==> inputs of branch quartz <==
==> flow/design.v (excerpt) <==
module Top_FFT #(
    parameter   INTEGER_SIZE = 4,
                FRACT_SIZE = 14,
                NFFT = 64
) (
    input       wire                                             clk, rst,
    input       wire                                             start_FFT,
    input       wire    signed  [INTEGER_SIZE+FRACT_SIZE-1:0]    serial_in_r, serial_in_i,
    output      wire    signed  [INTEGER_SIZE+FRACT_SIZE-1:0]    serial_out_r, serial_out_i,
    output      wire                                             end_FFT, data_valid_FFT
);
localparam DATA_WIDTH = INTEGER_SIZE+FRACT_SIZE ;
wire    [$clog2(NFFT)-1:0]        start_stages;
wire    [DATA_WIDTH-1:0]        stage2_in_r, stage2_in_i;
wire    [DATA_WIDTH-1:0]        stage3_in_r, stage3_in_i;
wire    [DATA_WIDTH-1:0]        stage4_in_r, stage4_in_i;
wire    [DATA_WIDTH-1:0]        stage5_in_r, stage5_in_i;
wire    [DATA_WIDTH-1:0]        stage6_in_r, stage6_in_i;
wire    [DATA_WIDTH-1:0]        stage7_in_r, stage7_in_i;
FFT_1st_stage #(.INTEGER_SIZE(INTEGER_SIZE), .FRACT_SIZE(FRACT_SIZE), .STAGE_NO(1), .NFFT(NFFT)) ST1 (
    .clk(clk),
    .rst(rst),
    .start_conv(start_stages[0]),
    .serial_in_r(serial_in_r),
    .serial_in_i(serial_in_i),
    .serial_out_r(stage2_in_r),
    .serial_out_i(stage2_in_i)
);
FFT_2nd_stage #(.INTEGER_SIZE(INTEGER_SIZE), .FRACT_SIZE(FRACT_SIZE), .STAGE_NO(2), .NFFT(NFFT)) ST2 (
    .clk(clk),
    .rst(rst),
    .start_conv(start_stages[1]),
    .serial_in_r(stage2_in_r),
    .serial_in_i(stage2_in_i),
    .serial_out_r(stage3_in_r),
    .serial_out_i(stage3_in_i)
);
FFT_3rd_stage #(.INTEGER_SIZE(INTEGER_SIZE), .FRACT_SIZE(FRACT_SIZE), .STAGE_NO(3), .NFFT(NFFT)) ST3 (
    .clk(clk),
    .rst(rst),
    .start_conv(start_stages[2]),
    .serial_in_r(stage3_in_r),
    .serial_in_i(stage3_in_i),
    .serial_out_r(stage4_in_r),
    .serial_out_i(stage4_in_i)
);
FFT_4th_stage #(.INTEGER_SIZE(INTEGER_SIZE), .FRACT_SIZE(FRACT_SIZE), .STAGE_NO(4), .NFFT(NFFT)) ST4 (
    .clk(clk),
    .rst(rst),
    .start_conv(start_stages[3]),
    .serial_in_r(stage4_in_r),
  ...
clock: 5.96 ns
lec_check: 0
cap_margin: 20
core_margin: 2
core_utilization: 72
cts_cluster_diameter: 396
cts_cluster_size: 100
place_density: 0.38
setup_slack_margin: 1.23
slew_margin: 20
run.sh (not shown) runs the stock make flow with config.mk's settings and CLKGATE_MAP_FILE=.
==> inputs of branch onyx, as changes to branch quartz <==
CTS_CLUSTER_DIAMETER = not set   (was 396)
CTS_CLUSTER_SIZE = 46   (was 100)
PLACE_DENSITY = 0.62   (was 0.38)
SETUP_SLACK_MARGIN = not set   (was 1.23)
==> flow/constraint.sdc (replaced) <==
create_clock -name core_clock -period 8.09 [get_ports {clk}]
set_input_delay 1.6180 -clock core_clock [delete_from_list [all_inputs] [get_ports {clk}]]
set_output_delay 1.6180 -clock core_clock [all_outputs]
set_load 0.01 [all_outputs]
==> inputs of branch willow, as changes to branch quartz <==
CORE_UTILIZATION = 16   (was 72)
CTS_CLUSTER_DIAMETER = not set   (was 396)
CTS_CLUSTER_SIZE = not set   (was 100)
PLACE_DENSITY = 0.6   (was 0.38)
SETUP_SLACK_MARGIN = not set   (was 1.23)
==> flow/constraint.sdc (replaced) <==
create_clock -name core_clock -period 12.5 [get_ports {clk}]
set_input_delay 2.5000 -clock core_clock [delete_from_list [all_inputs] [get_ports {clk}]]
set_output_delay 2.5000 -clock core_clock [all_outputs]
set_load 0.01 [all_outputs]
==> results <==
	branch quartz	branch willow	branch onyx
Placed Area	224,000 µm²	227,000 µm²	-
Maximum clock insertion buffer count	3	4	-
Final HPWL from detailed placement	391,000 µm	332,000 µm	-
Outcome	aborted with a tool error	no timing/DRC/antenna violations	aborted with a tool error
Stage where the flow stopped	5_1_grt	-	3_5_place_dp
Placer congestion estimate	0.951	0.847	0.946
Total core area	285,000 µm²	1,280,000 µm²	285,000 µm²
Synth Cell Area	206,000 µm²	206,000 µm²	206,000 µm²
Placement Setup Slack	-2390 ps	2090 ps	-
Clock tree sinks	3,367	3,367	-
Average size of a mapped cell	11.5 µm²	11.5 µm²	11.5 µm²
Cell at the root of the clock tree	clkbuf_16	clkbuf_16	-
Number of port buffers	76	76	76
Std-Cell Rows	196	416	196
Die width	538 µm	1140 µm	538 µm
Cells resized by post-CTS repair	298	0	-
Number of instances in the placed design	22,900	34,700	-
Hold buffer count at cts	0	0	-
Floorplan-stage core utilization	0.722	0.160	0.722
Synthesized flop and latch total	3,367	3,367	3,367
H-tree lvl count	2	5	-
Setup bufs post-CTS	60	0	-
Die height	538 µm	1140 µm	538 µm
Total CTS buffers	40	288	-
Die area	290,000 µm²	1,290,000 µm²	290,000 µm²
